==> design/flow/design.v <==
module id_decoder(
  instr,
  alu_op,
  imm,
  alu_a_src,
  alu_b_src,
  mem_op,
  branch_op,
  dest_src
);
  parameter INSTR_W = 32;
  parameter ALU_OP_W = (4);
  parameter WORD_W = 32;
  input [INSTR_W - 1:0] instr;
  output reg [ALU_OP_W - 1:0] alu_op;
  output reg [WORD_W - 1:0] imm;
  output reg [(2) - 1:0] alu_a_src;
  output reg [(2) - 1:0] alu_b_src;
  output reg [(4) - 1:0] mem_op;
  output reg branch_op;
  output reg [(2) - 1:0] dest_src;
  wire [6:0] opcode = (instr[6:0]);
  wire [2:0] funct3 = (instr[14:12]);
  wire [6:0] funct7 = (instr[31:25]);
  wire [16:0] opcode_rtype = 
({(instr[31:25]), (instr[14:12]), (instr[6:0])});
  wire [16:0] opcode_itype = 
({7'b0, (instr[14:12]), (instr[6:0])});
  wire [16:0] opcode_stype = 
({7'b0, (instr[14:12]), (instr[6:0])});
  wire [16:0] opcode_btype = 
({7'b0, (instr[14:12]), (instr[6:0])});
  reg [16:0] opcode_complete;
  wire [11:0] itype_imm12 = (instr[31:20]);
  wire [11:0] stype_imm12 = ({instr[31:25], instr[11:7]});
  wire [11:0] btype_imm12 = 
({instr[31], instr[7], instr[30:25], instr[11:8], 1'b0});
  always@(*) begin
    case(opcode)
      (7'b0110011): opcode_complete = opcode_rtype;
      (7'b0010011): opcode_complete = opcode_itype;
      (7'b0000011): opcode_complete = opcode_stype;
      (7'b0100011): opcode_complete = opcode_stype;
      (7'b1100011): opcode_complete = opcode_btype;
      (7'b0110111): opcode_complete = ({10'b0, (7'b0110111)});
      (7'b0010111): opcode_complete = ({10'b0, (7'b0010111)});
      (7'b1101111): opcode_complete = ({10'b0, (7'b1101111)});
      (7'b1100111): opcode_complete = ({10'b0, (7'b1100111)});
      default: opcode_complete = 0;
    endcase
  end
  always@(*) begin
    mem_op = (0);
    branch_op = 0;
    case(opcode)
      (7'b0110011): begin
        imm = {32{1'b0}};
        alu_a_src = (0);
        alu_b_src = (0);
        dest_src = (1);
      end
      (7'b0010011): begin
        imm = $signed(itype_imm12);
        alu_a_src = (0);
        alu_b_src = (1);
        dest_src = (1);
      end
      (7'b0000011): begin
        imm = $signed(itype_imm12);
        alu_a_src = (0);
        alu_b_src = (1);
        dest_src = (2);
        case(funct3)
          (3'b000): mem_op = (6);
          (3'b001): mem_op = (5);
          (3'b010): mem_op = (4);
          (3'b100): mem_op = (7);
          (3'b101): mem_op = (8);
          default: mem_op = (0);
        endcase
      end
      (7'b0100011): begin
        imm = $signed(stype_imm12);
        alu_a_src = (0);
        alu_b_src = (0);
        dest_src = (0);
        case(funct3)
          (3'b000): mem_op = (3);
          (3'b001): mem_op = (2);
          (3'b010): mem_op = (1);
          default: mem_op = (0);
        endcase
      end
      (7'b1100011): begin
        imm = $signed(btype_imm12);
        alu_a_src = (0);
        alu_b_src = (0);
        dest_src = (0);
        branch_op = 1;
      end
      (7'b0110111): begin
        imm = ({instr[31:12], 12'b0});
        alu_a_src = (2);
        alu_b_src = (1);
        dest_src = (1);
      end
      (7'b0010111): begin
        imm = ({instr[31:12], 12'b0});
        alu_a_src = (1);
        alu_b_src = (1);
        dest_src = (1);
      end
      (7'b1101111): begin
        imm = ({instr[31], instr[19:12], instr[20], instr[30:21], 
12'b0});
        alu_a_src = (2);
        alu_b_src = (3);
        dest_src = (0);
        branch_op = 1;
      end
      (7'b1100111): begin
        imm = ($signed(instr[31:20]));
        alu_a_src = (2);
        alu_b_src = (3);
        dest_src = (3);
        branch_op = 1;
      end
      default: begin
        imm = 0;
        alu_a_src = (0);
        alu_b_src = (0);
        dest_src = (0);
      end
    endcase
  end
  always@(*) begin
    case(opcode_complete)
      ({(7'b0000000), (3'b000), (7'b0110011)}), ({7'b0000000, (3'b000), (7'b0010011)}): alu_op = (0);
      ({(7'b0100000), (3'b000), (7'b0110011)}): alu_op = (6);
      ({(7'b0000000), (3'b010), (7'b0110011)}), ({7'b0000000, (3'b010), (7'b0010011)}): alu_op = (4);
      ({(7'b0000000), (3'b010), (7'b0110011)}), ({7'b0000000, (3'b011), (7'b0010011)}): alu_op = (5);
      ({(7'b0000000), (3'b100), (7'b0110011)}), ({7'b0000000, (3'b100), (7'b0010011)}): alu_op = (3);
      ({(7'b0000000), (3'b110), (7'b0110011)}), ({7'b0000000, (3'b110), (7'b0010011)}): alu_op = (2);
      ({(7'b0000000), (3'b111), (7'b0110011)}), ({7'b0000000, (3'b111), (7'b0010011)}): alu_op = (1);
      ({7'h00, (3'b000), (7'b1100011)}): alu_op = (3);
      ({7'h00, (3'b001), (7'b1100011)}): alu_op = (12);
      ({7'h00, (3'b100), (7'b1100011)}): alu_op = (10);
      ({7'h00, (3'b101), (7'b1100011)}): alu_op = (4);
      ({7'h00, (3'b110), (7'b1100011)}): alu_op = (10);
      ({7'h00, (3'b111), (7'b1100011)}): alu_op = (11);
      ({10'b0, (7'b0110111)}): alu_op = (0);
      ({10'b0, (7'b0010111)}): alu_op = (0);
      ({10'b0, (7'b1101111)}): alu_op = (0);
      ({10'b0, (7'b1100111)}): alu_op = (0);
      default: alu_op = (0);
    endcase
  end
endmodule
module alu(
  opp_a,
  opp_b,
  op,
  eval,
  zero
);
  parameter DATA_W = 32;
  localparam ALU_OP_W = (4);
  input [DATA_W - 1:0] opp_a;
  input [DATA_W - 1:0] opp_b;
  input [ALU_OP_W - 1:0] op;
  output reg [DATA_W - 1:0] eval;
  output zero;
  assign zero = (eval == 0);
  always@(*) begin
    case(op)
      (0): eval = opp_a + opp_b;
      (6): eval = opp_a - opp_b;
      (1): eval = opp_a & opp_b;
      (2): eval = opp_a | opp_b;
      (3): eval = opp_a ^ opp_b;
      (4): eval = $signed(opp_a) < $signed(opp_b);
      (5): eval = opp_a < opp_b;
      (10): eval = $signed(opp_a) >= $signed(opp_b);
      (11): eval = opp_a >= opp_b;
      (12): eval = opp_a != opp_b;
      default: eval = 0;
    endcase
  end
endmodule
module register_file(
  clk,
  aresetn,
  rd_reg_a,
  rd_reg_b,
  rd_data_a,
  rd_data_b,
  wr_en,
  wr_reg,
  wr_data
);
  parameter REG_COUNT = 32;
  parameter REG_W = 32;
  parameter REG_IDX_W = $clog2(REG_COUNT);
  input clk;
  input aresetn;
  input [REG_IDX_W - 1:0] rd_reg_a;
  input [REG_IDX_W - 1:0] rd_reg_b;
  output [REG_W - 1:0] rd_data_a;
  output [REG_W - 1:0] rd_data_b;
  input wr_en;
  input [REG_IDX_W - 1:0] wr_reg;
  input [REG_W - 1:0] wr_data;
  reg [REG_W - 1:0] registers [0:REG_COUNT - 1];
  integer i;
  always@(posedge clk) begin
    if(aresetn == 0) begin
      for(i = 0; i < REG_COUNT; i = i + 1) begin
        registers[i] <= 0;
      end
    end else if(wr_en == 1 && wr_reg != 0) begin
      registers[wr_reg] <= wr_data;
    end
  end
  assign rd_data_a = registers[rd_reg_a];
  assign rd_data_b = registers[rd_reg_b];
endmodule
module fe(
  clk,
  clr,
  stall,
  i_branch,
  i_branch_addr,
  o_pc,
  o_instr_req
);
  input clk;
  input clr;
  input stall;
  input i_branch;
  input [32 - 1:0] i_branch_addr;
  output [32 -1:0] o_pc;
  output o_instr_req;
  reg [32 - 1:0] r_pc;
  always@(posedge clk) begin
    if(clr == 1) begin
      r_pc <= 0;
    end else if(stall == 0) begin
      if (i_branch == 1) begin
        r_pc <= i_branch_addr + 32 / 8;
      end else begin
        r_pc <= r_pc + 32 / 8;
      end
    end
  end
  assign o_pc = i_branch ? i_branch_addr : r_pc;
  assign o_instr_req = ~clr;
endmodule
module id(
  clk,
  clr,
  stall,
  rf_reset,
  i_pc,
  i_instr,
  i_ex_alu_eval,
  i_ex_dest_reg,
  i_ex_dest_src,
  i_me_dest_reg,
  i_me_dest_src,
  i_me_dest_data,
  i_wb_dest_en,
  i_wb_dest_reg,
  i_wb_dest_data,
  o_pc,
  o_instr,
  o_alu_op,
  o_alu_data_a,
  o_alu_data_b,
  o_imm,
  o_mem_op,
  o_dest_src,
  o_dest_reg,
  o_branch_op,
  o_mem_hazard
);
  input clk;
  input clr;
  input stall;
  input rf_reset;
  input [32 - 1:0] i_pc;
  input [32 - 1:0] i_instr;
  wire [32 - 1:0] s_instr;
  input [$clog2(32) - 1:0] i_ex_dest_reg;
  input [(2) - 1:0] i_ex_dest_src;
  input [32 - 1:0] i_ex_alu_eval;
  input [$clog2(32) - 1:0] i_me_dest_reg;
  input [(2) - 1:0] i_me_dest_src;
  input [32 - 1:0] i_me_dest_data;
  input i_wb_dest_en;
  input [$clog2(32) - 1:0] i_wb_dest_reg;
  input [32 - 1:0] i_wb_dest_data;
  output [32 - 1:0] o_pc;
  output [32 - 1:0] o_instr;
  reg [32 - 1:0] r_pc;
  reg [32 - 1:0] r_instr;
  output [(4) - 1:0] o_alu_op;
  output reg[32 - 1:0] o_alu_data_a;
  output reg[32 - 1:0] o_alu_data_b;
  output [32 - 1:0] o_imm;
  output [(4) - 1:0] o_mem_op;
  output o_branch_op;
  output [(2) - 1:0] o_dest_src;
  output [$clog2(32) - 1:0] o_dest_reg;
  assign o_dest_reg = (s_instr[11:7]);
  output o_mem_hazard;
  wire [(2) - 1:0] s_alu_src_a;
  wire [(2) - 1:0] s_alu_src_b;
  wire [(4) - 1:0] s_mem_op;
  wire [(2) - 1:0] s_dest_src;
  wire s_branch_op;
  wire [$clog2(32) - 1:0] s_reg_a = (s_instr[19:15]);
  wire [32 - 1:0] s_reg_data_a;
  wire [$clog2(32) - 1:0] s_reg_b = (s_instr[24:20]);
  wire [32 - 1:0] s_reg_data_b;
  reg s_mem_hazard_reg_a;
  reg s_mem_hazard_reg_b;
  reg [32 - 1:0] r_temp_pc;
  reg [32 - 1:0] r_temp_instr;
  reg r_temp_valid;
  always@(posedge clk) begin
    if(clr == 1) begin
      r_pc <= 0;
      r_instr <= 0;
      r_temp_valid <= 0;
    end else begin
      if(r_temp_valid == 0) begin
        r_pc <= i_pc;
        r_instr <= i_instr;
      end
      if(stall == 1) begin
        r_temp_pc <= r_pc;
        r_temp_instr <= r_instr;
      end
      r_temp_valid <= stall;
    end
  end
  assign o_pc = r_temp_valid ? r_temp_pc : r_pc;
  assign o_instr = r_temp_valid ? r_temp_instr : r_instr;
  assign s_instr = o_instr;
  assign o_mem_hazard = s_mem_hazard_reg_a | s_mem_hazard_reg_b;
  assign o_mem_op = stall ? (0) : s_mem_op;
  assign o_dest_src = stall ? (0) : s_dest_src;
  assign o_branch_op = ~stall & s_branch_op;
  id_decoder dec(
    .instr(s_instr),
    .alu_op(o_alu_op),
    .imm(o_imm),
    .mem_op(s_mem_op),
    .alu_a_src(s_alu_src_a),
    .alu_b_src(s_alu_src_b),
    .dest_src(s_dest_src),
    .branch_op(s_branch_op)
  );
  register_file rf(
    .clk(clk),
    .aresetn(rf_reset),
    .rd_reg_a(s_reg_a),
    .rd_reg_b(s_reg_b),
    .rd_data_a(s_reg_data_a),
    .rd_data_b(s_reg_data_b),
    .wr_en(i_wb_dest_en),
    .wr_reg(i_wb_dest_reg),
    .wr_data(i_wb_dest_data)
  );
  function [32 - 1:0] fwd_alu_data;
    input [$clog2(32) - 1:0] reg_num;
    input [32 - 1:0] reg_data;
  begin
    if(reg_num != 0 && reg_num == i_ex_dest_reg &&
      i_ex_dest_src == (1)) begin
      fwd_alu_data = i_ex_alu_eval;
    end else if(reg_num != 0 && reg_num == i_me_dest_reg &&
      i_me_dest_src != (0)) begin
      fwd_alu_data = i_me_dest_data;
    end else if(reg_num != 0 && reg_num == i_wb_dest_reg &&
      i_wb_dest_en == 1) begin
      fwd_alu_data = i_wb_dest_data;
    end else begin
      fwd_alu_data = reg_data;
    end
  end
  endfunction
  function mem_hazard_stall;
    input [$clog2(32) - 1:0] reg_num;
  begin
    if(reg_num != 0 && reg_num == i_ex_dest_reg &&
      i_ex_dest_src == (2)) begin
      mem_hazard_stall = 1;
    end else begin
      mem_hazard_stall = 0;
    end
  end
  endfunction
  always@(*) begin
    s_mem_hazard_reg_a = 0;
    case(s_alu_src_a)
      (0): begin
        o_alu_data_a = fwd_alu_data(s_reg_a, s_reg_data_a);
        s_mem_hazard_reg_a = mem_hazard_stall(s_reg_a);
      end
      (1): o_alu_data_a = r_pc;
      (2): o_alu_data_a = 0;
      default: o_alu_data_a = 0;
    endcase
    s_mem_hazard_reg_b = 0;
    case(s_alu_src_b)
      (0): begin
        o_alu_data_b = fwd_alu_data(s_reg_b, s_reg_data_b);
        s_mem_hazard_reg_b = mem_hazard_stall(s_reg_b);
      end
      (1): o_alu_data_b = o_imm;
      (2): o_alu_data_b = 32 / 8;
      (3): o_alu_data_b = 0;
      default: o_alu_data_b = 0;
    endcase
  end
endmodule
module ex(
  clk,
  clr,
  stall,
  i_pc,
  i_instr,
  i_alu_op,
  i_alu_data_a,
  i_alu_data_b,
  i_imm,
  i_mem_op,
  i_dest_src,
  i_dest_reg,
  i_branch_op,
  o_pc,
  o_instr,
  o_dest_src,
  o_dest_reg,
  o_alu_eval,
  o_mem_op,
  o_mem_req_addr,
  o_mem_req_wr_data,
  o_mem_req_wr_en,
  o_mem_req_count,
  o_branch,
  o_branch_addr
);
  input clk;
  input clr;
  input stall;
  input [32 - 1:0] i_pc;
  input [32 - 1:0] i_instr;
  input [(4) - 1:0] i_alu_op;
  input [32 - 1:0] i_alu_data_a;
  input [32 - 1:0] i_alu_data_b;
  input [32 - 1:0] i_imm;
  input [(4) - 1:0] i_mem_op;
  input [(2) - 1:0] i_dest_src;
  input [$clog2(32) - 1:0] i_dest_reg;
  input i_branch_op;
  reg [32 - 1:0] r_pc;
  reg [32 - 1:0] r_instr;
  reg [(4) - 1:0] r_alu_op;
  reg [32 - 1:0] r_alu_data_a;
  reg [32 - 1:0] r_alu_data_b;
  reg [32 - 1:0] r_imm;
  reg [(4) - 1:0] r_mem_op;
  reg [(2) - 1:0] r_dest_src;
  reg [$clog2(32) - 1:0] r_dest_reg;
  reg r_branch_op;
  wire [32 - 1:0] s_alu_eval;
  wire s_alu_zero;
  output [32 - 1:0] o_pc;
  output [32 - 1:0] o_instr;
  output [(2) - 1:0] o_dest_src;
  output [$clog2(32) - 1:0] o_dest_reg;
  output [32 - 1:0] o_alu_eval;
  output [(4) - 1:0] o_mem_op;
  output [32 - 1:0] o_mem_req_addr;
  output [32 - 1:0] o_mem_req_wr_data;
  output reg o_mem_req_wr_en;
  output reg [(2) - 1:0] o_mem_req_count;
  output o_branch;
  output [32 - 1:0] o_branch_addr;
  assign o_pc = r_pc;
  assign o_instr = r_instr;
  assign o_dest_src = r_dest_src;
  assign o_dest_reg = r_dest_reg;
  assign o_alu_eval = s_alu_eval;
  assign o_mem_op = r_mem_op;
  assign o_branch = s_alu_zero & r_branch_op;
  assign o_branch_addr = r_pc + r_imm;
  always@(posedge clk) begin
    if(clr == 1) begin
      r_pc <= 0;
      r_instr <= 0;
      r_alu_op <= (0);
      r_alu_data_a <= 0;
      r_alu_data_b <= 0;
      r_imm <= 0;
      r_mem_op <= (0);
      r_dest_src <= (0);
      r_dest_reg <= 0;
      r_branch_op <= 0;
    end else if(stall == 0) begin
      r_pc <= i_pc;
      r_instr <= i_instr;
      r_alu_op <= i_alu_op;
      r_mem_op <= i_mem_op;
      r_alu_data_a <= i_alu_data_a;
      r_alu_data_b <= i_alu_data_b;
      r_imm <= i_imm;
      r_dest_src <= i_dest_src;
      r_dest_reg <= i_dest_reg;
      r_branch_op <= i_branch_op;
    end
  end
  alu comp(
    .opp_a(r_alu_data_a),
    .opp_b(r_alu_data_b),
    .op(r_alu_op),
    .eval(s_alu_eval),
    .zero(s_alu_zero)
  );
  assign o_mem_req_addr = r_imm + r_alu_data_a;
  assign o_mem_req_wr_data = r_alu_data_b;
  always@(*) begin
    case(r_mem_op)
      (1): begin
        o_mem_req_count = (3);
        o_mem_req_wr_en = 1;
      end
      (2): begin
        o_mem_req_count = (2);
        o_mem_req_wr_en = 1;
      end
      (3): begin
        o_mem_req_count = (1);
        o_mem_req_wr_en = 1;
      end
      (4): begin
        o_mem_req_count = (3);
        o_mem_req_wr_en = 0;
      end
      (5): begin
        o_mem_req_count = (2);
        o_mem_req_wr_en = 0;
      end
      (6): begin
        o_mem_req_count = (1);
        o_mem_req_wr_en = 0;
      end
      (8): begin
        o_mem_req_count = (2);
        o_mem_req_wr_en = 0;
      end
      (7): begin
        o_mem_req_count = (1);
        o_mem_req_wr_en = 0;
      end
      default: begin
        o_mem_req_count = (0);
        o_mem_req_wr_en = 0;
      end
    endcase
  end
endmodule
module me(
  clk,
  clr,
  stall,
  i_pc,
  i_instr,
  i_dest_src,
  i_dest_reg,
  i_alu_eval,
  i_mem_read,
  i_mem_op,
  o_pc,
  o_instr,
  o_dest_src,
  o_dest_reg,
  o_dest_data
);
  input clk;
  input clr;
  input stall;
  input [32 - 1:0] i_pc;
  input [32 - 1:0] i_instr;
  input [(2) - 1:0] i_dest_src;
  input [$clog2(32) - 1:0] i_dest_reg;
  input [32 - 1:0] i_alu_eval;
  input [32 - 1:0] i_mem_read;
  input [(4) -1:0] i_mem_op;
  reg [32 - 1:0] r_pc;
  reg [32 - 1:0] r_instr;
  reg [(2) - 1:0] r_dest_src;
  reg [$clog2(32) - 1:0] r_dest_reg;
  reg [32 - 1:0] r_alu_eval;
  reg [32 - 1:0] r_mem_read;
  reg [32 - 1:0] s_final_mem_read;
  output [32 - 1:0] o_pc;
  output [32 - 1:0] o_instr;
  output [(2) - 1:0] o_dest_src;
  output [$clog2(32) - 1:0] o_dest_reg;
  output reg [32 - 1:0] o_dest_data;
  assign o_pc = r_pc;
  assign o_instr = r_instr;
  assign o_dest_src = r_dest_src;
  assign o_dest_reg = r_dest_reg;
  always@(posedge clk) begin
    if(clr == 1) begin
      r_pc <= 0;
      r_instr <= 0;
      r_dest_src <= 0;
      r_dest_reg <= 0;
      r_alu_eval <= 0;
      r_mem_read <= 0;
    end else if(stall == 0) begin
      r_pc <= i_pc;
      r_instr <= i_instr;
      r_dest_src <= i_dest_src;
      r_dest_reg <= i_dest_reg;
      r_alu_eval <= i_alu_eval;
      r_mem_read <= i_mem_read;
    end
  end
  always@(*) begin
    if(i_mem_op == (7) || i_mem_op == (8)) begin
      s_final_mem_read = i_mem_read;
    end else begin
      s_final_mem_read = $signed(i_mem_read);
    end
    case(r_dest_src)
      (0): o_dest_data = 0;
      (1): o_dest_data = r_alu_eval;
      (2): o_dest_data = s_final_mem_read;
      (3): o_dest_data = r_pc + 32 / 8;
      default: o_dest_data = 0;
    endcase
  end
endmodule
module wb(
  clk,
  clr,
  i_pc,
  i_instr,
  i_dest_src,
  i_dest_reg,
  i_dest_data,
  o_pc,
  o_instr,
  o_dest_en,
  o_dest_reg,
  o_dest_data
);
  input clk;
  input clr;
  input [32 - 1:0] i_pc;
  input [32 - 1:0] i_instr;
  input [(2) - 1:0] i_dest_src;
  input [$clog2(32) - 1:0] i_dest_reg;
  input [32 - 1:0] i_dest_data;
  reg [32 - 1:0] r_pc;
  reg [32 - 1:0] r_instr;
  reg [(2) - 1:0] r_dest_src;
  reg [$clog2(32) - 1:0] r_dest_reg;
  reg [32 - 1:0] r_dest_data;
  output [32 - 1:0] o_pc;
  output [32 - 1:0] o_instr;
  output o_dest_en;
  output [$clog2(32) - 1:0] o_dest_reg;
  output [32 - 1:0] o_dest_data;
  assign o_pc = r_pc;
  assign o_instr = r_instr;
  assign o_dest_en = r_dest_src != (0);
  assign o_dest_reg = r_dest_reg;
  assign o_dest_data = r_dest_data;
  always@(posedge clk) begin
    if(clr == 1) begin
      r_pc <= 0;
      r_instr <= 0;
      r_dest_src <= (0);
      r_dest_reg <= 0;
      r_dest_data <= 0;
    end else begin
      r_pc <= i_pc;
      r_instr <= i_instr;
      r_dest_src <= i_dest_src;
      r_dest_reg <= i_dest_reg;
      r_dest_data <= i_dest_data;
    end
  end
endmodule
module pipeline(
  clk,
  resetn,
  o_instr_req_addr,
  o_instr_req_en,
  i_instr_res_data,
  o_mem_req_addr,
  o_mem_req_wr_data,
  o_mem_req_wr_en,
  o_mem_req_count,
  i_mem_res_rd_data,
  i_mem_res_code
);
  input clk;
  input resetn;
  output [32 - 1:0] o_instr_req_addr;
  output o_instr_req_en;
  input [32 - 1:0] i_instr_res_data;
  output [32 - 1:0] o_mem_req_addr;
  output [32 - 1:0] o_mem_req_wr_data;
  output o_mem_req_wr_en;
  output [(2) - 1:0] o_mem_req_count;
  input [32 - 1:0] i_mem_res_rd_data;
  input [(3) - 1:0] i_mem_res_code;
  wire fe_clr;
  wire fe_stall;
  wire fe_branch;
  wire [32 - 1:0] fe_branch_addr;
  wire [32 - 1:0] fe_pc;
  wire id_clr;
  wire id_stall;
  wire [32 - 1:0] id_pc;
  wire [32 - 1:0] id_instr;
  wire [(4) - 1:0] id_alu_op;
  wire [32 - 1:0] id_alu_data_a;
  wire [32 - 1:0] id_alu_data_b;
  wire [32 - 1:0] id_imm;
  wire [(4) - 1:0] id_mem_op;
  wire [(2) - 1:0] id_dest_src;
  wire [$clog2(32) - 1:0] id_dest_reg;
  wire id_branch_op;
  wire id_mem_hazard;
  wire ex_clr;
  wire ex_stall;
  wire [32 - 1:0] ex_pc;
  wire [32 - 1:0] ex_instr;
  wire [32 - 1:0] ex_alu_eval;
  wire [(2) - 1:0] ex_dest_src;
  wire [$clog2(32) - 1:0] ex_dest_reg;
  wire [(4) - 1:0] ex_mem_op;
  wire me_clr;
  wire me_stall;
  wire [32 - 1:0] me_pc;
  wire [32 - 1:0] me_instr;
  wire [(2) - 1:0] me_dest_src;
  wire [$clog2(32) - 1:0] me_dest_reg;
  wire [32 - 1:0] me_dest_data;
  wire wb_clr;
  wire wb_stall;
  wire wb_dest_en;
  wire [$clog2(32) - 1:0] wb_dest_reg;
  wire [32 - 1:0] wb_dest_data;
  assign fe_clr = ~resetn;
  assign id_clr = ~resetn | fe_branch;
  assign ex_clr = ~resetn | fe_branch;
  assign me_clr = ~resetn;
  assign wb_clr = ~resetn;
  assign fe_stall = id_mem_hazard;
  assign id_stall = id_mem_hazard;
  assign ex_stall = 0;
  assign me_stall = 0;
  assign wb_stall = 0;
  assign o_instr_req_addr = fe_pc;
  fe p0(
    .clk(clk),
    .clr(fe_clr),
    .stall(fe_stall),
    .i_branch(fe_branch),
    .i_branch_addr(fe_branch_addr),
    .o_pc(fe_pc),
    .o_instr_req(o_instr_req_en)
  );
  reg [32 - 1:0] fe_pc_delay;
  always@(posedge clk) begin
    fe_pc_delay <= fe_pc;
  end
  id p1(
    .clk(clk),
    .clr(id_clr),
    .stall(id_stall),
    .rf_reset(resetn),
    .i_pc(fe_pc_delay),
    .i_instr(i_instr_res_data),
    .i_ex_dest_reg(ex_dest_reg),
    .i_ex_dest_src(ex_dest_src),
    .i_ex_alu_eval(ex_alu_eval),
    .i_me_dest_reg(me_dest_reg),
    .i_me_dest_src(me_dest_src),
    .i_me_dest_data(me_dest_data),
    .i_wb_dest_en(wb_dest_en),
    .i_wb_dest_reg(wb_dest_reg),
    .i_wb_dest_data(wb_dest_data),
    .o_pc(id_pc),
    .o_instr(id_instr),
    .o_alu_op(id_alu_op),
    .o_alu_data_a(id_alu_data_a),
    .o_alu_data_b(id_alu_data_b),
    .o_imm(id_imm),
    .o_mem_op(id_mem_op),
    .o_dest_src(id_dest_src),
    .o_dest_reg(id_dest_reg),
    .o_branch_op(id_branch_op),
    .o_mem_hazard(id_mem_hazard)
  );
  ex p2(
    .clk(clk),
    .clr(ex_clr),
    .stall(ex_stall),
    .i_pc(id_pc),
    .i_instr(id_instr),
    .i_alu_op(id_alu_op),
    .i_alu_data_a(id_alu_data_a),
    .i_alu_data_b(id_alu_data_b),
    .i_imm(id_imm),
    .i_mem_op(id_mem_op),
    .i_dest_src(id_dest_src),
    .i_dest_reg(id_dest_reg),
    .i_branch_op(id_branch_op),
    .o_pc(ex_pc),
    .o_instr(ex_instr),
    .o_dest_src(ex_dest_src),
    .o_dest_reg(ex_dest_reg),
    .o_alu_eval(ex_alu_eval),
    .o_mem_op(ex_mem_op),
    .o_mem_req_addr(o_mem_req_addr),
    .o_mem_req_wr_data(o_mem_req_wr_data),
    .o_mem_req_wr_en(o_mem_req_wr_en),
    .o_mem_req_count(o_mem_req_count),
    .o_branch(fe_branch),
    .o_branch_addr(fe_branch_addr)
  );
  me p3(
    .clk(clk),
    .clr(me_clr),
    .stall(me_stall),
    .i_pc(ex_pc),
    .i_instr(ex_instr),
    .i_dest_src(ex_dest_src),
    .i_dest_reg(ex_dest_reg),
    .i_alu_eval(ex_alu_eval),
    .i_mem_read(i_mem_res_rd_data),
    .i_mem_op(ex_mem_op),
    .o_pc(me_pc),
    .o_instr(me_instr),
    .o_dest_src(me_dest_src),
    .o_dest_reg(me_dest_reg),
    .o_dest_data(me_dest_data)
  );
  wb p4(
    .clk(clk),
    .clr(wb_clr),
    .i_pc(me_pc),
    .i_instr(me_instr),
    .i_dest_src(me_dest_src),
    .i_dest_reg(me_dest_reg),
    .i_dest_data(me_dest_data),
    .o_dest_en(wb_dest_en),
    .o_dest_reg(wb_dest_reg),
    .o_dest_data(wb_dest_data)
  );
endmodule
==> design/flow/run.sh <==
#!/bin/bash
# the make line also repeats each setting of config.mk as NAME=value (left out here)
make -C /OpenROAD-flow-scripts/flow DESIGN_CONFIG=/design/flow/config.mk WORK_HOME=/design/flow/orfs CLKGATE_MAP_FILE= finish
==> design/flow/config.mk <==
export PLATFORM = sky130hd
export DESIGN_NAME = pipeline
export DESIGN_NICKNAME = pipeline
export VERILOG_FILES = /design/flow/design.v
export SDC_FILE = /design/flow/constraint.sdc
export NUM_CORES = 4
export LEC_CHECK = 0
export CAP_MARGIN = 20
export CORE_MARGIN = 2
export CORE_UTILIZATION = 61
export CTS_CLUSTER_SIZE = 41
export SETUP_SLACK_MARGIN = 1.42
export SLEW_MARGIN = 20
==> design/flow/constraint.sdc <==
create_clock -name core_clock -period 5.44 [get_ports {clk}]
set_input_delay 1.0880 -clock core_clock [delete_from_list [all_inputs] [get_ports {clk}]]
set_output_delay 1.0880 -clock core_clock [all_outputs]
set_load 0.01 [all_outputs]
==> results of run 1 <==
==> timing repair <==
item,CTS,global route
gates cloned,11,8
setup buffers,85,42
pin swaps,114,89
resized,553,218
setup endpoints to repair,405,404
==> per-stage QoR <==
stage | area [um2] | instances | setup WS [ns] | power [W]
floorplan | 84000 | 8573 | -0.377 | 0.0151
global placement | 92200 | 10600 | -0.883 | 0.0173
detailed placement | 92200 | 10600 | -0.863 | 0.0174
CTS | 99900 | 11000 | -0.986 | 0.0285
global route | 101000 | 11000 | -1.26 | 0.0295
finish | 102000 | 11000 | -1.14 | 0.0288
==> per-layer routing <==
layer / up-vias / share of wire (%)
met5: - / 0.053
met4: 12 / 8.7
met3: 1619 / 13
met2: 5974 / 46
met1: 35800 / 33
li1: 31700 / -
==> layout make-up <==
| cell class | count | share of cell area, % |
|---|---|---|
| repair buffers | 1106 | 9.97 |
| clock inverters | 109 | 1.09 |
| multi-input cells | 6228 | 42.2 |
| well taps | 1781 | 2.20 |
| flip-flops and latches | 1476 | 39.9 |
| clock buffers | 186 | 4.12 |
| diodes | 5 | 0.0123 |
| inverters | 140 | 0.523 |
==> run summary, run 1 <==
Combinational gate area: 42800 um2
Capturing point of the worst reg2reg path: p0.r_pc[17]
P_int: 0.0207 W
Largest net degree at the start of global routing: 113
VDD IR-drop max: 0.324 mV
Top logic family: simple AND/OR/NAND/NOR gates
CP max-delay cell: o41ai_4
Vert. Die Dim: 374 um
Final wirelength: 328 mm
Synth top area share: 39.0%
Cell area after synthesis: 83700 um2
Cell area leaders: edfxtp_1, dfxtp_1, and2_1
Busiest grt layer: met2
Startpoint types: register
Async SR Flop Fraction: 0%
Simple share: 24.8%
Slowest cell delay on critical path: 0.39 ns
P_comb: 0.00510 W
Power per cell area: 284 nW/um2
Yosys xor share: 1.32%
Final WS setup: -1.14 ns
FF+latch count, synth: 1476
Flop+latch power: 0.0126 W
Synth unique cells: 100
Register share after synthesis: 48.3%
Gr ovfl total: 0
Top FF cell, synth: edfxtp_1
Mux frac, synth: 9.26%
Hold_buf cts: 0
Area Growth Syn to Fin: 21.3%
Crit path kind: reg -> reg
Hold Path Origin: p1.r_instr[26]
Final setup viols: 50
Hpwl dp: 215 mm
Sequential Power Share: 43.8%
Fmax: 152 MHz
FF-to-FF path depth: 39
Flop area: 40500 um2
Worst rel slew slack: 13.9%
Synth area leader: edfxtp_1
Setup_tns: -41.36 ns
Clock network power: 0.0111 W
Worst Setup SP: p2.r_alu_data_a[0]
Fillers: 9397
Yosys adder share: 2.52%
Via count: 75200
Via-to-Cell Ratio: 6.81
Worst reg2reg setup slack: -1.14 ns
CTS tree: built
Met2 Use GR: 72.2%
Final core utilization: 74.7%
Fp util: 61.6%
Top Ports: 169
RSZ-0062 raised after global routing: yes
Max Root-Sink Buffers: 3
Flip-flops with a built-in enable: 1088
Top cell by count, worst path: buf_4
YS warnings: 9
DRT Pass-1 Iters: 10
Family with the most delay on the worst path: buffers and inverters
Critical Path End: p0.r_pc[17]
Num rows: 135
Final hold vios: 0
Layout Nets: 9346
WL/cell: 29.8 um
Global-route wire length before repair: 471 mm
Clk slew on worst S/H paths: 0.07 ns
Tool Warnings: 120
Cell with the most instances after synthesis: nand2_1
WHS Path Cells: 0
Period utilization: 121%
Logic pwr share: 17.7%
# Cells Yosys: 8542
Static Leak: 38.9 nW
Met1 global-route usage: 54.2%
Final Max Slew Viols: 0
Hold crit path type: reg -> reg
GR Layer Usage met3: 11.5%
WHS Endpoint: p1.r_temp_instr[26]
Htree depth: 4
Max_cap viols: 0
CTS root buffer: clkbuf_16
Violated layout checks: setup timing
Die Area: 140000 um2
Vias in the first global route: 72900
WP depth: 39
WP data required: 6.14 ns
DRC: 0
Antenna violations before repair: 10
CTS Sinks: 1476
Late-Pin Clk Latency: 0.84 ns
Ao+oa area frac: 9.79%
Slew of the pin with the lowest slew margin: 1.28 ns
I/O Buffers: 165
Worst r2r src: p2.r_alu_data_a[0]
Synth cell count leaders: nand2_1, edfxtp_1, and2_1
GRT Total Usage: 45.6%
Highest-power group: registers
Synthesized area per cell: 9.79 um2
Min Tclk post-route: 6.58 ns
Post-DRT Antenna Nets: 0
Clock skew: 0.0292 ns
Clock Power Share: 38.5%
Net Sw Frac: 28.1%
Bufs and invs on worst path: 23
Critical path peak fanout: 4
Worst hold slack: 0.456 ns
Switch Pwr: 0.00810 W
Arrival time of the worst setup path: 7.28 ns
Initial DRC count: 10800
Post-Syn Instances: 8542
CTS buffer count: 159
RD Place Congestion: 1.04
Area reported by Yosys stat: 83700 um2
Outcome: complete, but fails checks
Core footprint: 136000 um2
Crit path capture type: register
Die X: 374 um
==> inputs of run 2 (changes only) <==
- CORE_UTILIZATION: 61 -> 40
- CTS_CLUSTER_SIZE: 41 -> not set
- SETUP_SLACK_MARGIN: 1.42 -> 0.04
- clock period: 5.44 -> 9.79 ns (I/O delays scaled with it)
==> run summary, run 2 <==
Largest net degree at the start of global routing: 160
GRT Total Usage: 30.2%
Slowest cell delay on critical path: 0.75 ns
Die Area: 213000 um2
Htree depth: 4
CTS buffer count: 168
Cell area leaders: edfxtp_1, dfxtp_1, and2_1
Period utilization: 96.2%
Top logic family: simple AND/OR/NAND/NOR gates
Hold Path Origin: p1.r_instr[0]
Crit path kind: reg -> out
FF-to-FF path depth: 24
Tool Warnings: 110
Synthesized area per cell: 9.79 um2
Fp util: 40.3%
Fillers: 19400
# Cells Yosys: 8542
WL/cell: 29.0 um
Global-route wire length before repair: 468 mm
Final WS setup: 0.372 ns
Final hold vios: 0
Bufs and invs on worst path: 3
Area reported by Yosys stat: 83700 um2
Post-DRT Antenna Nets: 0
Mux frac, synth: 9.26%
Vias in the first global route: 66900
Clock skew: 0.0629 ns
Gr ovfl total: 0
Antenna violations before repair: 13
Fmax: 106 MHz
Capturing point of the worst reg2reg path: p0.r_pc[20]
Yosys xor share: 1.32%
Arrival time of the worst setup path: 7.46 ns
P_int: 0.0110 W
Max Root-Sink Buffers: 3
Overall power: 0.0154 W
P_comb: 0.00217 W
WHS Endpoint: p1.r_temp_instr[0]
RD Place Congestion: 0.967
Num rows: 167
Post-Syn Instances: 8542
Logic pwr share: 14.1%
Yosys adder share: 2.52%
Vert. Die Dim: 461 um
Clock network power: 0.00615 W
Clk slew on worst S/H paths: 0.06 ns
Via-to-Cell Ratio: 6.12
WP depth: 16
Family with the most delay on the worst path: AND-OR/OR-AND gates
Worst r2r src: p2.r_alu_data_a[1]
Final wirelength: 328 mm
CTS tree: built
WHS Path Cells: 0
VDD IR-drop max: 0.120 mV
DRT Pass-1 Iters: 8
RSZ-0062 raised after global routing: no
Post-CTS setup buffers: 0
Core footprint: 207000 um2
Simple share: 24.8%
Async SR Flop Fraction: 0%
Final setup viols: 0
Hold_buf cts: 0
Worst rel slew slack: 17.2%
Setup_tns: 0 ns
Critical Path End: o_instr_req_addr[20]
Worst reg2reg setup slack: 1.82 ns
Die X: 461 um
Sequential Power Share: 45.8%
Final Max Slew Viols: 0
Crit path cell chain: inv_1 -> ha_1 -> a211oi_1 -> nor4_1 -> o21ai_0 -> a21o_1 -> a21boi_1 -> a21boi_0 -> o21bai_1 -> a32oi_1 -> and3_1 -> nand4_2 -> nor3_4 -> buf_12 -> mux2i_1 -> clkdlybuf4s50_1
Place WS: 1.30 ns
Critical path peak fanout: 46
DRC: 0
Late-Pin Clk Latency: 0.89 ns
Worst Setup SP: p2.r_alu_data_a[1]
Hpwl dp: 210 mm
Slew of the pin with the lowest slew margin: 1.23 ns
Cell area after synthesis: 83700 um2
Startpoint types: register
CP max-delay cell: a32oi_1
Max_cap viols: 0
WP data required: 7.83 ns
Synth unique cells: 100
Ao+oa area frac: 9.79%
CTS root buffer: clkbuf_16
Clock Power Share: 40.0%
Initial DRC count: 8642
Synth top area share: 39.0%
Cell with the most instances after synthesis: nand2_1
CTS Sinks: 1476
Area Growth Syn to Fin: 12.0%
Top Ports: 169
Highest-power group: registers
Min Tclk post-route: 9.42 ns
Switch Pwr: 0.00434 W
Top FF cell, synth: edfxtp_1
Static Leak: 34.3 nW
Layout Nets: 8603
Worst hold slack: 0.456 ns
Final core utilization: 45.2%
I/O Buffers: 165
YS warnings: 9
Flop+latch power: 0.00704 W
FF+latch count, synth: 1476
Power per cell area: 164 nW/um2
Via count: 69100
Outcome: no timing/DRC/antenna violations
Synth area leader: edfxtp_1
Crit path capture type: output port
Synth cell count leaders: nand2_1, edfxtp_1, and2_1
Hold crit path type: reg -> reg
Flip-flops with a built-in enable: 1088
Register share after synthesis: 48.3%
Net Sw Frac: 28.2%
run 2: routing by layer:
| layer | share of wire, % | global-route usage, % | vias to the layer above |
|---|---|---|---|
| met5 | 0.014 | 0 | - |
| met4 | 5.5 | 15.3 | 6 |
| met3 | 10 | 6.62 | 847 |
| met2 | 46 | 48.1 | 3906 |
| met1 | 38 | 38.6 | 34200 |
| li1 | - | - | 30200 |
run 2: area by class of cell:
type	count	area, um2	share of cell area, %
diodes	3	7.51	0.00801
clock buffers	223	4610	4.92
clock inverters	80	608	0.649
inverters	140	528	0.563
multi-input cells	6228	40800	43.5
flip-flops and latches	1476	40500	43.2
well taps	2788	3490	3.72
repair buffers	354	3270	3.49
run 2: stage by stage:
step	std cells	instance area, um2
6_report	11300	93700
3_3_place_gp	11000	88400
3_5_place_dp	11000	88400
2_1_floorplan	8573	83800
4_1_cts	11300	93600
5_1_grt	11300	93700
run 2: what timing repair did:
action	in CTS	in global routing
resized	0	1
endpoints found under the hold margin	0	0
endpoints found under the setup margin	0	1
==> inputs of run 3 (changes only) <==
- SETUP_SLACK_MARGIN: 0.04 -> not set
- clock period: 9.79 -> 10.5 ns (I/O delays scaled with it)
==> run summary, run 3 <==
CTS tree: built
Top logic family: simple AND/OR/NAND/NOR gates
Die X: 461 um
CTS buffer count: 168
Htree depth: 4
Final core utilization: 45.2%
Yosys adder share: 2.52%
DRC: 0
Tool Warnings: 113
Hold crit path type: reg -> reg
Cell area leaders: edfxtp_1, dfxtp_1, and2_1
Synthesized area per cell: 9.79 um2
Top FF cell, synth: edfxtp_1
Critical path peak fanout: 33
Crit path capture type: output port
Global-route wire length before repair: 464 mm
Mux frac, synth: 9.26%
Layout Nets: 8601
Max_cap viols: 0
Num rows: 167
Area Growth Syn to Fin: 12.1%
RSZ-0062 raised after global routing: no
Gr ovfl total: 0
Synth cell count leaders: nand2_1, edfxtp_1, and2_1
Clk slew on worst S/H paths: 0.06 ns
WP depth: 16
Vias in the first global route: 66400
# Cells Yosys: 8542
Ao+oa area frac: 9.79%
WL/cell: 28.9 um
Static Leak: 34.4 nW
Clock Power Share: 40.5%
DRT Pass-1 Iters: 6
Setup_tns: 0 ns
WHS Endpoint: p1.r_pc[13]
CTS Sinks: 1476
Final hold vios: 0
GRT Total Usage: 29.9%
Worst r2r src: p2.r_alu_data_a[1]
Final wirelength: 326 mm
Yosys xor share: 1.32%
Bufs and invs on worst path: 3
Final WS setup: 0.851 ns
YS warnings: 9
Capturing point of the worst reg2reg path: p0.r_pc[20]
Dpl cells: 11000
Synth area leader: edfxtp_1
Clock skew: 0.0417 ns
Top Ports: 169
Via count: 69200
Post-CTS setup buffers: 0
Synth top area share: 39.0%
Die Area: 213000 um2
Post-Syn Instances: 8542
Simple share: 24.8%
Worst rel slew slack: 13.3%
Hold_buf cts: 0
Startpoint types: register
Worst Setup SP: p2.r_alu_data_a[1]
Area reported by Yosys stat: 83700 um2
Hpwl dp: 208 mm
Flip-flops with a built-in enable: 1088
P_comb: 0.00201 W
Worst reg2reg setup slack: 2.45 ns
Highest-power group: registers
VDD IR-drop max: 0.142 mV
Late-Pin Clk Latency: 0.86 ns
Net Sw Frac: 28.1%
Synth unique cells: 100
FF-to-FF path depth: 24
Final Max Slew Viols: 0
Final setup viols: 0
Family with the most delay on the worst path: simple AND/OR/NAND/NOR gates
Slowest cell delay on critical path: 0.64 ns
Flop+latch power: 0.00656 W
Min Tclk post-route: 9.65 ns
Hold Path Origin: fe_pc_delay[13]
FF+latch count, synth: 1476
Fmax: 104 MHz
Post-DRT Antenna Nets: 0
Core footprint: 207000 um2
Worst hold slack: 0.463 ns
Largest net degree at the start of global routing: 146
P_int: 0.0104 W
Period utilization: 91.9%
WP data required: 8.40 ns
Fp util: 40.3%
Vert. Die Dim: 461 um
Power per cell area: 153 nW/um2
I/O Buffers: 165
Place WS: 1.85 ns
Crit path cell chain: inv_1 -> ha_1 -> a211oi_1 -> or3_1 -> a211oi_1 -> or3_1 -> a21boi_1 -> nor3_1 -> o21ai_0 -> o211ai_1 -> nor4b_1 -> nand3_2 -> nor3_4 -> buf_4 -> mux2i_1 -> clkdlybuf4s50_1
WHS Path Cells: 2
Switch Pwr: 0.00404 W
# resized after CTS: 0
Sequential Power Share: 45.6%
Cell area after synthesis: 83700 um2
Slew of the pin with the lowest slew margin: 1.29 ns
Logic pwr share: 13.9%
Antenna violations before repair: 15
Post-Layout Cell Count: 11300
Max Root-Sink Buffers: 3
CP max-delay cell: clkdlybuf4s50_1
Via-to-Cell Ratio: 6.13
Register share after synthesis: 48.3%
Outcome: no timing/DRC/antenna violations
Async SR Flop Fraction: 0%
Arrival time of the worst setup path: 7.55 ns
Crit path kind: reg -> out
Clock network power: 0.00582 W
CTS root buffer: clkbuf_16
RD Place Congestion: 0.979
Critical Path End: o_instr_req_addr[20]
Initial DRC count: 8842
Cell with the most instances after synthesis: nand2_1
[run 3: through the flow]
step | power (W) | area [um2]
global placement | 0.00861 | 88400
finish | 0.0144 | 93800
floorplan | 0.00783 | 83800
detailed placement | 0.00863 | 88400
CTS | 0.0144 | 93700
global route | 0.0148 | 93800
[run 3: cell type report]
cell class                 instances  area, um2
antenna                            8       20.0
clock buffer                     228       4540
clock inverter                    76        798
fill                           19400     114000
inverter                         140        528
multi-input combinational       6228      40700
sequential                      1476      40500
tap                             2788       3490
timing repair buffer             352       3240
[run 3: metal layers]
metal	global-route usage [%]	part of all wire, %	wire length [um]	vias to the layer above
met5	0	0.013	42	-
met4	15.8	5.7	18600	6
met3	6.73	11	35300	848
met2	46.9	45	147000	4146
met1	38.5	38	125000	34000
li1	-	-	-	30200
==> inputs of run 4 (changes only) <==
- CORE_UTILIZATION: 40 -> 70
- CTS_CLUSTER_SIZE: not set -> 41
- HOLD_SLACK_MARGIN: not set -> 0.29
- PLACE_DENSITY_LB_ADDON: not set -> 0.0
- SETUP_SLACK_MARGIN: not set -> -0.39
- clock period: 10.5 -> 5.56 ns (I/O delays scaled with it)
==> run summary, run 4 <==
Outcome: complete, but fails checks
Violated layout checks: setup timing
Highest-power group: registers
Combinational gate area: 41200 um2
Late-Pin Clk Latency: 0.85 ns
Static Leak: 37.2 nW
Top Ports: 169
Hpwl dp: 211 mm
CTS buffer count: 154
VDD IR-drop max: 0.357 mV
Antenna violations before repair: 16
Logic pwr share: 16.7%
DRT Pass-1 Iters: 13
Vert. Die Dim: 350 um
Cell area leaders: edfxtp_1, dfxtp_1, and2_1
Hold Path Origin: p2.r_pc[2]
Area Growth Syn to Fin: 15.7%
Final hold vios: 0
Post-Syn Instances: 8542
Overall power: 0.0277 W
Flop area: 40500 um2
Htree depth: 4
P_comb: 0.00463 W
Switch Pwr: 0.00771 W
Top logic family: simple AND/OR/NAND/NOR gates
Clock skew: 0.0619 ns
Min Tclk post-route: 6.73 ns
RD Place Congestion: 1.10
Gr ovfl total: 0
Cell area after synthesis: 83700 um2
Bufs and invs on worst path: 8
Period utilization: 121%
Worst reg2reg setup slack: -0.48 ns
Post-DRT Antenna Nets: 0
CP max-delay cell: o41a_1
Clk slew on worst S/H paths: 0.06 ns
Synth cell count leaders: nand2_1, edfxtp_1, and2_1
Flop+latch power: 0.0124 W
Critical Path End: o_instr_req_addr[4]
Layout Nets: 9122
Synth area leader: edfxtp_1
Ao+oa area frac: 9.79%
Area reported by Yosys stat: 83700 um2
CTS tree: built
WHS Endpoint: p3.r_pc[2]
Synth unique cells: 100
Top FF cell, synth: edfxtp_1
Final Max Slew Viols: 0
Worst rel slew slack: 12.1%
Via-to-Cell Ratio: 7.42
WL/cell: 31.1 um
FF-to-FF path depth: 29
Final wirelength: 329 mm
# Cells Yosys: 8542
WP depth: 21
Vias in the first global route: 77700
Num rows: 126
Synth top area share: 39.0%
Fp util: 70.8%
Final setup viols: 51
Arrival time of the worst setup path: 5.62 ns
Final core utilization: 81.9%
Crit path cell chain: inv_1 -> ha_1 -> buf_4 -> o21bai_2 -> o211ai_1 -> a31oi_4 -> a211oi_4 -> o41a_1 -> buf_4 -> o21ai_1 -> buf_4 -> mux2i_1 -> o21ai_1 -> nor4b_2 -> buf_4 -> nand3_4 -> nor3_4 -> buf_4 -> buf_12 -> mux2_1 -> dlygate4sd2_1
Max_cap viols: 0
FF+latch count, synth: 1476
Largest net degree at the start of global routing: 102
Startpoint types: register
Critical path peak fanout: 9
Slew of the pin with the lowest slew margin: 1.31 ns
Yosys adder share: 2.52%
Flip-flops with a built-in enable: 1088
Worst r2r src: p2.r_alu_data_b[1]
Clock Power Share: 38.7%
I/O Buffers: 165
Fmax: 149 MHz
Initial DRC count: 15100
RSZ-0062 raised after global routing: yes
Slowest cell delay on critical path: 0.43 ns
Clock network power: 0.0107 W
GRT Total Usage: 53.1%
Cell with the most instances after synthesis: nand2_1
Top cell by count, worst path: buf_4
Tool Warnings: 101
Core footprint: 118000 um2
CTS root buffer: clkbuf_16
Die X: 350 um
Via count: 78300
Power per cell area: 287 nW/um2
Register share after synthesis: 48.3%
Yosys xor share: 1.32%
Max Root-Sink Buffers: 3
Mux frac, synth: 9.26%
Hold crit path type: reg -> reg
YS warnings: 9
P_int: 0.0200 W
Synthesized area per cell: 9.79 um2
Sequential Power Share: 44.6%
Async SR Flop Fraction: 0%
Global-route wire length before repair: 478 mm
Crit path kind: reg -> out
Fillers: 6487
Worst Setup SP: p2.r_alu_data_b[1]
Final WS setup: -1.17 ns
WHS Path Cells: 1
Net Sw Frac: 27.8%
Simple share: 24.8%
DRC: 0
WP data required: 4.45 ns
Capturing point of the worst reg2reg path: p0.r_pc[24]
Crit path capture type: output port
CTS Sinks: 1476
Family with the most delay on the worst path: AND-OR/OR-AND gates
Die Area: 122000 um2
run 4: final cells by class:
class	instances	area share [%]
Multi-Input combinational cell	6228	42.5
Antenna cell	7	0.0181
Tap cell	1536	1.98
Timing Repair Buffer	887	7.81
Sequential cell	1476	41.8
Inverter	140	0.545
Clock buffer	202	4.41
Clock inverter	77	0.916
run 4: repair_timing:
item / in CTS / in global routing
pin swaps: 18 / 18
cloned: 2 / 0
setup buffers: 10 / 3
resized: 133 / 51
setup endpoints to repair: 47 / 47
hold buffers: 0 / 0
run 4: per-layer routing:
metal / GRT usage (%) / share of wire, % / vias to the layer above
met4: 44.7 / 11 / 18
met1: 60.0 / 30 / 35800
met5: 0 / 0.048 / -
met3: 19.5 / 16 / 2819
li1: - / - / 31300
met2: 80.3 / 43 / 8395
run 4: stage by stage:
stage | setup WS [ns] | setup TNS (ns) | std cells | hold WS (ns) | area [um2]
6_report | -1.17 | -37.57 | 10600 | 0.462 | 96800
5_1_grt | -1.32 | -47.26 | 10500 | 0.472 | 96800
4_1_cts | -1.13 | -36.26 | 10500 | 0.458 | 96500
3_5_place_dp | -0.767 | -38.76 | 10300 | 0.443 | 91000
3_3_place_gp | -0.753 | -29.51 | 10300 | 0.445 | 91000
2_1_floorplan | -0.410 | -13.44 | 8573 | 0.426 | 83800
==> inputs of run 5 (changes only) <==
- ABC_AREA: not set -> 0
- CAP_MARGIN: 20 -> 5
- CELL_PAD_IN_SITES_GLOBAL_PLACEMENT: not set -> 3
- CORE_UTILIZATION: 70 -> 58
- CTS_CLUSTER_SIZE: 41 -> not set
- HOLD_SLACK_MARGIN: 0.29 -> -0.1
- PLACE_DENSITY_LB_ADDON: 0.0 -> not set
- SETUP_SLACK_MARGIN: -0.39 -> not set
- SLEW_MARGIN: 20 -> 30
- clock period: 5.56 -> 5.96 ns (I/O delays scaled with it)
==> run summary, run 5 <==
Outcome: stopped before the end
Last stage reached: 3_1_place_gp_skip_io
Tool Error: [ERROR GPL-0301] Utilization 116.871 % exceeds 100%.
FF+latch count, synth: 1476
Yosys xor share: 1.32%
Async SR Flop Fraction: 0%
Cell area after synthesis: 83700 um2
Top logic family: simple AND/OR/NAND/NOR gates
Cell with the most instances after synthesis: nand2_1
Fp util: 58.3%
Ao+oa area frac: 9.79%
Synth top area share: 39.0%
Register share after synthesis: 48.3%
Flip-flops with a built-in enable: 1088
Cell area leaders: edfxtp_1, dfxtp_1, and2_1
Post-Syn Instances: 8542
Synthesized area per cell: 9.79 um2
Num rows: 139
# Cells Yosys: 8542
Core footprint: 143000 um2
Synth cell count leaders: nand2_1, edfxtp_1, and2_1
Mux frac, synth: 9.26%
Synth unique cells: 100
Area reported by Yosys stat: 83700 um2
Die X: 384 um
Die Area: 147000 um2
Yosys adder share: 2.52%
Vert. Die Dim: 384 um
YS warnings: 9
Simple share: 24.8%
Top FF cell, synth: edfxtp_1
Synth area leader: edfxtp_1
==> inputs of run 6 (changes only) <==
- CELL_PAD_IN_SITES_GLOBAL_PLACEMENT: 3 -> 0
- CORE_UTILIZATION: 58 -> 65
- CTS_CLUSTER_SIZE: not set -> 52
- HOLD_SLACK_MARGIN: -0.1 -> 0.29
- PLACE_DENSITY_LB_ADDON: not set -> 0.0
- SETUP_SLACK_MARGIN: not set -> 1.0
- clock period: 5.96 -> 5.78 ns (I/O delays scaled with it)
==> run summary, run 6 <==
Max Root-Sink Buffers: 3
Violated layout checks: capacitance limit, slew limit, setup timing
Post-Syn Instances: 8542
Register share after synthesis: 48.3%
WP data required: 4.62 ns
Critical Path End: o_instr_req_addr[30]
Fp util: 65.5%
Via count: 75300
DRC: 0
Synth area leader: edfxtp_1
Cell area leaders: edfxtp_1, dfxtp_1, and2_1
Power per cell area: 267 nW/um2
P_comb: 0.00451 W
CP max-delay cell: xnor2_1
Yosys xor share: 1.32%
Worst r2r src: p2.r_alu_data_a[0]
Top FF cell, synth: edfxtp_1
CTS root buffer: clkbuf_16
WHS Path Cells: 0
Clock skew: 0.0321 ns
Clk slew on worst S/H paths: 0.06 ns
Layout Nets: 9210
Crit path kind: reg -> out
Top cell by count, worst path: a21oi_1
Die Area: 132000 um2
Synth cell count leaders: nand2_1, edfxtp_1, and2_1
Worst reg2reg setup slack: -0.67 ns
Worst Setup SP: p2.r_imm[0]
WHS Endpoint: p1.r_temp_instr[3]
Net Sw Frac: 27.7%
Htree depth: 4
Family with the most delay on the worst path: AND-OR/OR-AND gates
DRT Pass-1 Iters: 10
RD Place Congestion: 1.06
Switch Pwr: 0.00739 W
Simple share: 24.8%
Flop+latch power: 0.0119 W
Startpoint types: register
Cell with the most instances after synthesis: nand2_1
Final WS setup: -1.39 ns
Fmax: 139 MHz
I/O Buffers: 165
Tool Warnings: 107
Placed Area: 91400 um2
Outcome: complete, but fails checks
Core footprint: 128000 um2
Initial DRC count: 11700
Mux frac, synth: 9.26%
Dpl cells: 10300
Area reported by Yosys stat: 83700 um2
WP depth: 17
WL/cell: 29.7 um
Top Ports: 169
Vias in the first global route: 71300
GRT Total Usage: 47.0%
Hold crit path type: reg -> reg
Final instance area: 99800 um2
Hold_buf cts: 0
Min Tclk post-route: 7.17 ns
Final core utilization: 78.2%
CTS tree: built
Largest net degree at the start of global routing: 125
Final wirelength: 320 mm
Max_cap viols: 2
Final Max Slew Viols: 6
P_int: 0.0193 W
Final setup viols: 47
Clock network power: 0.0103 W
Slowest cell delay on critical path: 1.54 ns
Flip-flops with a built-in enable: 1088
Highest-power group: registers
FF-to-FF path depth: 32
Vert. Die Dim: 363 um
Hpwl dp: 208 mm
# Cells Yosys: 8542
Late-Pin Clk Latency: 0.83 ns
Post-DRT Antenna Nets: 0
Capturing point of the worst reg2reg path: p0.r_pc[24]
Synth unique cells: 100
Gr ovfl total: 0
Period utilization: 124%
Ao+oa area frac: 9.79%
Bufs and invs on worst path: 4
Static Leak: 38.2 nW
Post-Layout Cell Count: 10800
Via-to-Cell Ratio: 6.99
Worst hold slack: 0.459 ns
Clock Power Share: 38.5%
Top logic family: simple AND/OR/NAND/NOR gates
Slew of the pin with the lowest slew margin: 2.04 ns
Sequential Power Share: 44.6%
Die X: 363 um
Logic pwr share: 16.9%
Critical path peak fanout: 3
FF+latch count, synth: 1476
Final hold vios: 0
Crit path capture type: output port
Crit path cell chain: buf_4 -> ha_1 -> inv_1 -> fa_1 -> nand2b_1 -> a21oi_1 -> o21a_1 -> a21oi_1 -> o31ai_1 -> a221o_1 -> or4_1 -> a31o_2 -> a21oi_1 -> xnor2_1 -> mux2i_4 -> inv_2 -> buf_6
VDD IR-drop max: 0.345 mV
CTS buffer count: 156
Synthesized area per cell: 9.79 um2
Synth top area share: 39.0%
Async SR Flop Fraction: 0%
Arrival time of the worst setup path: 6.01 ns
Global-route wire length before repair: 457 mm
RSZ-0062 raised after global routing: yes
Place WS: -0.764 ns
Area Growth Syn to Fin: 19.3%
Num rows: 131
Hold Path Origin: p1.r_instr[3]
CTS Sinks: 1476
Antenna violations before repair: 7
YS warnings: 9
Cell area after synthesis: 83700 um2
Worst rel slew slack: -37.1%
Yosys adder share: 2.52%
[run 6: what timing repair did]
item,in CTS,in global routing
gates cloned,8,3
gates resized,472,175
setup buffers,87,56
setup endpoints to repair,394,395
pin swaps,118,99
[run 6: layer usage]
layer  vias up  wire length (um)  GRT usage (%)
li1      31400                 -              -
met1     35800            103000           56.5
met2      6420            147000           74.3
met3      1668             42900           12.8
met4         8             27000           31.6
met5         -               138          0.555
[run 6: cell type report]
cell class	count	area, um2
Multi-Input combinational cell	6228	42500
Sequential cell	1476	40500
Fill cell	8114	27800
Timing Repair Buffer	973	9130
Clock buffer	195	4140
Tap cell	1662	2080
Clock inverter	91	960
Inverter	140	533
Antenna cell	6	15.0
[run 6: stage by stage]
| step | power (W) | TNS [ns] |
|---|---|---|
| after floorplan | 0.0143 | -0.0346 |
| after global placement | 0.0161 | -25.93 |
| after detailed placement | 0.0162 | -27.11 |
| after CTS | 0.0263 | -28.19 |
| after global routing | 0.0272 | -39.50 |
| final | 0.0267 | -36.69 |
==> inputs of run 7 (changes only) <==
- ABC_AREA: 0 -> 1
- CAP_MARGIN: 5 -> 20
- CELL_PAD_IN_SITES_GLOBAL_PLACEMENT: 0 -> 2
- CORE_UTILIZATION: 65 -> 40
- CTS_CLUSTER_SIZE: 52 -> 34
- HOLD_SLACK_MARGIN: 0.29 -> not set
- PLACE_DENSITY_LB_ADDON: 0.0 -> 0.07
- SETUP_SLACK_MARGIN: 1.0 -> not set
- SLEW_MARGIN: 30 -> 35
- clock period: 5.78 -> 10.5 ns (I/O delays scaled with it)
==> run summary, run 7 <==
Bufs and invs on worst path: 3
WP data required: 8.40 ns
Final hold vios: 0
Flip-flops with a built-in enable: 1088
Antenna violations before repair: 23
Hpwl dp: 239 mm
Worst hold slack: 0.424 ns
Hold crit path type: reg -> reg
Ao+oa area frac: 18.2%
Num rows: 166
Gr ovfl total: 0
Mux frac, synth: 0.0242%
# Cells Yosys: 10200
Simple share: 22.2%
DRT Pass-1 Iters: 8
Synth area leader: edfxtp_1
Clock network power: 0.00618 W
Cell with the most instances after synthesis: nor2_1
FF+latch count, synth: 1476
Worst Setup SP: p2.r_alu_data_a[3]
P_comb: 0.00246 W
Outcome: no timing/DRC/antenna violations
Final wirelength: 384 mm
Power per cell area: 165 nW/um2
Tool Warnings: 122
WL/cell: 29.9 um
Final core utilization: 45.1%
Min Tclk post-route: 8.21 ns
Hold Path Origin: p2.r_dest_src[0]
Vert. Die Dim: 459 um
Combinational gate area: 37000 um2
Fillers: 20100
Register share after synthesis: 48.9%
Placed Area: 86800 um2
WHS Endpoint: p3.r_dest_src[0]
GRT Total Usage: 35.4%
Final instance area: 92500 um2
Net Sw Frac: 29.8%
Hold_buf cts: 0
Highest-power group: registers
Die X: 459 um
WHS Path Cells: 2
Worst reg2reg setup slack: 3.39 ns
Synth top area share: 39.5%
P_int: 0.0107 W
Cell area after synthesis: 82700 um2
Crit path capture type: output port
Cell area leaders: edfxtp_1, dfxtp_1, nor2_1
Synthesized area per cell: 8.11 um2
WP depth: 19
# resized after CTS: 0
Capturing point of the worst reg2reg path: p2.r_alu_data_b[3]
Switch Pwr: 0.00454 W
Period utilization: 78.1%
Logic pwr share: 16.1%
CTS root buffer: clkbuf_16
Fp util: 40.3%
Worst rel slew slack: 26.5%
Via count: 78000
Max_cap viols: 0
Clock skew: 0.0565 ns
Slew of the pin with the lowest slew margin: 1.09 ns
CTS Sinks: 1476
Synth unique cells: 73
Vias in the first global route: 72900
Layout Nets: 10200
Clock Power Share: 40.6%
Static Leak: 34.8 nW
Yosys xor share: 0.953%
Top FF cell, synth: edfxtp_1
Slowest cell delay on critical path: 0.62 ns
Clk slew on worst S/H paths: 0.06 ns
Critical path peak fanout: 29
Global-route wire length before repair: 535 mm
I/O Buffers: 165
Final setup viols: 0
CP max-delay cell: clkdlybuf4s50_1
CTS buffer count: 175
Htree depth: 4
Synth cell count leaders: nor2_1, nand2_1, edfxtp_1
FF-to-FF path depth: 16
Crit path cell chain: inv_1 -> ha_1 -> nor2_1 -> nand2_1 -> nand2_1 -> nand2_2 -> nand2_2 -> nand2_1 -> nand3_1 -> nand3b_1 -> nor2_1 -> nand3_1 -> nor2_1 -> nand4_1 -> nor2_4 -> buf_4 -> nand3_1 -> nand2_1 -> clkdlybuf4s50_1
Post-CTS setup buffers: 0
Initial DRC count: 11000
Fmax: 122 MHz
Family with the most delay on the worst path: simple AND/OR/NAND/NOR gates
Area reported by Yosys stat: 82700 um2
Top Ports: 169
Via-to-Cell Ratio: 6.08
VDD IR-drop max: 0.144 mV
Top logic family: simple AND/OR/NAND/NOR gates
Flop area: 40400 um2
Post-DRT Antenna Nets: 0
YS warnings: 9
Async SR Flop Fraction: 0%
RSZ-0062 raised after global routing: no
Core footprint: 205000 um2
Die Area: 210000 um2
Late-Pin Clk Latency: 0.87 ns
Setup_tns: 0 ns
Crit path kind: reg -> out
CTS tree: built
Yosys adder share: 2.55%
Top cell by count, worst path: nand2_1
Startpoint types: register
Arrival time of the worst setup path: 6.11 ns
DRC: 0
Post-Syn Instances: 10200
Critical Path End: o_instr_req_addr[17]
Max Root-Sink Buffers: 3
Worst r2r src: p1.r_temp_valid
Area Growth Syn to Fin: 11.9%
Sequential Power Share: 43.3%
Flop+latch power: 0.00659 W
RD Place Congestion: 0.993
Final Max Slew Viols: 0
Largest net degree at the start of global routing: 151
run 7: metrics by stage:
stage | power (W) | setup WS, ns | instances
after CTS | 0.0152 | 2.03 | 12800
after global placement | 0.00905 | 2.94 | 12500
after detailed placement | 0.00907 | 2.95 | 12500
after floorplan | 0.00802 | 4.29 | 10200
after global routing | 0.0157 | 1.98 | 12800
final | 0.0152 | 2.29 | 12800
run 7: layout make-up:
type                            instances  share of cell area (%)
Antenna cell                            4                  0.0108
Clock buffer                          236                    5.21
Clock inverter                         84                   0.967
Inverter                              684                    2.81
Multi-Input combinational cell       7277                    40.0
Sequential cell                      1476                    43.7
Tap cell                             2688                    3.63
Timing Repair Buffer                  373                    3.70
run 7: per-layer routing:
metal  global-route usage [%]  wire length [um]  vias up
li1                         -                 -    34500
met1                     51.1            164000    38100
met2                     50.0            157000     4529
met3                     7.65             43200      793
met4                     16.6             19600       18
met5                        0               124        -
==> inputs of run 8 (changes only) <==
- ABC_AREA: 1 -> not set
- CELL_PAD_IN_SITES_GLOBAL_PLACEMENT: 2 -> not set
- CORE_UTILIZATION: 40 -> 47
- CTS_CLUSTER_SIZE: 34 -> not set
- PLACE_DENSITY_LB_ADDON: 0.07 -> not set
- SLEW_MARGIN: 35 -> 20
- clock period: 10.5 -> 5.58 ns (I/O delays scaled with it)
==> run summary, run 8 <==
Worst rel slew slack: 9.47%
Net Sw Frac: 27.7%
RSZ-0062 raised after global routing: yes
Final WS setup: -0.948 ns
Crit path capture type: output port
Clock skew: 0.0393 ns
Largest net degree at the start of global routing: 109
Late-Pin Clk Latency: 0.85 ns
P_int: 0.0205 W
RD Place Congestion: 0.967
Core footprint: 176000 um2
Layout Nets: 9247
Final instance area: 100000 um2
WL/cell: 29.2 um
Htree depth: 4
Slowest cell delay on critical path: 0.40 ns
Highest-power group: registers
Top logic family: simple AND/OR/NAND/NOR gates
Final core utilization: 56.7%
Outcome: complete, but fails checks
Synth top area share: 39.0%
Logic pwr share: 16.6%
Cell area leaders: edfxtp_1, dfxtp_1, and2_1
Flip-flops with a built-in enable: 1088
Post-Syn Instances: 8542
Arrival time of the worst setup path: 5.41 ns
Cell area after synthesis: 83700 um2
DRC: 0
Worst r2r src: p2.r_alu_data_a[0]
CTS tree: built
CTS buffer count: 170
Critical path peak fanout: 8
Clk slew on worst S/H paths: 0.06 ns
Register share after synthesis: 48.3%
Max_cap viols: 0
Clock network power: 0.0113 W
Critical Path End: o_instr_req_addr[2]
Cell with the most instances after synthesis: nand2_1
Vert. Die Dim: 426 um
Worst reg2reg setup slack: -0.84 ns
Synth cell count leaders: nand2_1, edfxtp_1, and2_1
GRT Total Usage: 36.4%
Power per cell area: 283 nW/um2
CTS Sinks: 1476
Ao+oa area frac: 9.79%
Hold Path Origin: fe_pc_delay[7]
Crit path cell chain: inv_4 -> ha_4 -> inv_2 -> fa_2 -> nor2b_4 -> o21ai_2 -> a211o_4 -> o21a_4 -> o41ai_4 -> a211oi_4 -> a221o_1 -> a211o_1 -> nor4_4 -> nand4_2 -> buf_12 -> nor3_4 -> buf_6 -> buf_12 -> mux2_4 -> buf_6
VDD IR-drop max: 0.298 mV
Vias in the first global route: 69700
Hold_buf cts: 0
Clock Power Share: 40.0%
Sequential Power Share: 43.5%
Synth area leader: edfxtp_1
Final setup viols: 49
I/O Buffers: 165
FF+latch count, synth: 1476
FF-to-FF path depth: 36
Fillers: 15300
Worst hold slack: 0.456 ns
Fmax: 153 MHz
Area reported by Yosys stat: 83700 um2
WHS Path Cells: 2
YS warnings: 9
Max Root-Sink Buffers: 3
WHS Endpoint: p1.r_pc[7]
Flop+latch power: 0.0123 W
Synthesized area per cell: 9.79 um2
Final hold vios: 0
Startpoint types: register
Fp util: 47.4%
Mux frac, synth: 9.26%
Simple share: 24.8%
Via-to-Cell Ratio: 6.26
Slew of the pin with the lowest slew margin: 1.35 ns
P_comb: 0.00469 W
Placed Area: 92600 um2
Period utilization: 117%
Crit path kind: reg -> out
Final wirelength: 336 mm
CTS root buffer: clkbuf_16
Worst Setup SP: p2.r_alu_data_a[0]
Tool Warnings: 104
Synth unique cells: 100
Area Growth Syn to Fin: 19.7%
CP max-delay cell: a221o_1
Top Ports: 169
Hpwl dp: 226 mm
Family with the most delay on the worst path: AND-OR/OR-AND gates
Die Area: 181000 um2
Capturing point of the worst reg2reg path: p0.r_pc[17]
Place WS: -0.822 ns
Bufs and invs on worst path: 6
Via count: 71900
Gr ovfl total: 0
Min Tclk post-route: 6.53 ns
Antenna violations before repair: 10
Initial DRC count: 8438
Overall power: 0.0283 W
Violated layout checks: setup timing
Global-route wire length before repair: 482 mm
# Cells Yosys: 8542
Yosys xor share: 1.32%
WP data required: 4.46 ns
Num rows: 154
Switch Pwr: 0.00784 W
Hold crit path type: reg -> reg
WP depth: 20
Async SR Flop Fraction: 0%
Yosys adder share: 2.52%
Static Leak: 38.2 nW
Die X: 426 um
DRT Pass-1 Iters: 6
Post-DRT Antenna Nets: 0
Top FF cell, synth: edfxtp_1
Final Max Slew Viols: 0
run 8: layout make-up:
type                    count  area (um2)  share of cell area, %
inverters                 140         537                  0.536
clock buffers             228        4650                   4.64
multi-input cells        6228       41900                   41.9
diodes                      3        7.51                0.00750
flip-flops and latches   1476       40500                   40.4
clock inverters            84         897                  0.896
repair buffers            996        8690                   8.68
well taps                2340        2930                   2.92
run 8: timing repair:
action,4_1_cts,5_1_grt
setup endpoints to repair,64,59
pin swaps,61,57
cloned,2,0
setup buffers,67,32
hold endpoints to repair,0,0
resized,334,118
run 8: routing by layer:
metal	global-route usage [%]	routed length [um]	up-vias
met5	0	45	-
met4	20.3	21100	6
met3	6.51	30400	905
met2	58.5	156000	4021
met1	46.3	129000	35400
li1	-	-	31500
run 8: per-stage QoR:
| stage | TNS (ns) | std cells |
|---|---|---|
| detailed placement | -30.87 | 11100 |
| CTS | -36.18 | 11500 |
| global placement | -28.45 | 11100 |
| floorplan | -0.624 | 8573 |
| finish | -34.82 | 11500 |
| global route | -43.52 | 11500 |
No activity file was given, so power comes from the tool's default toggle rates.
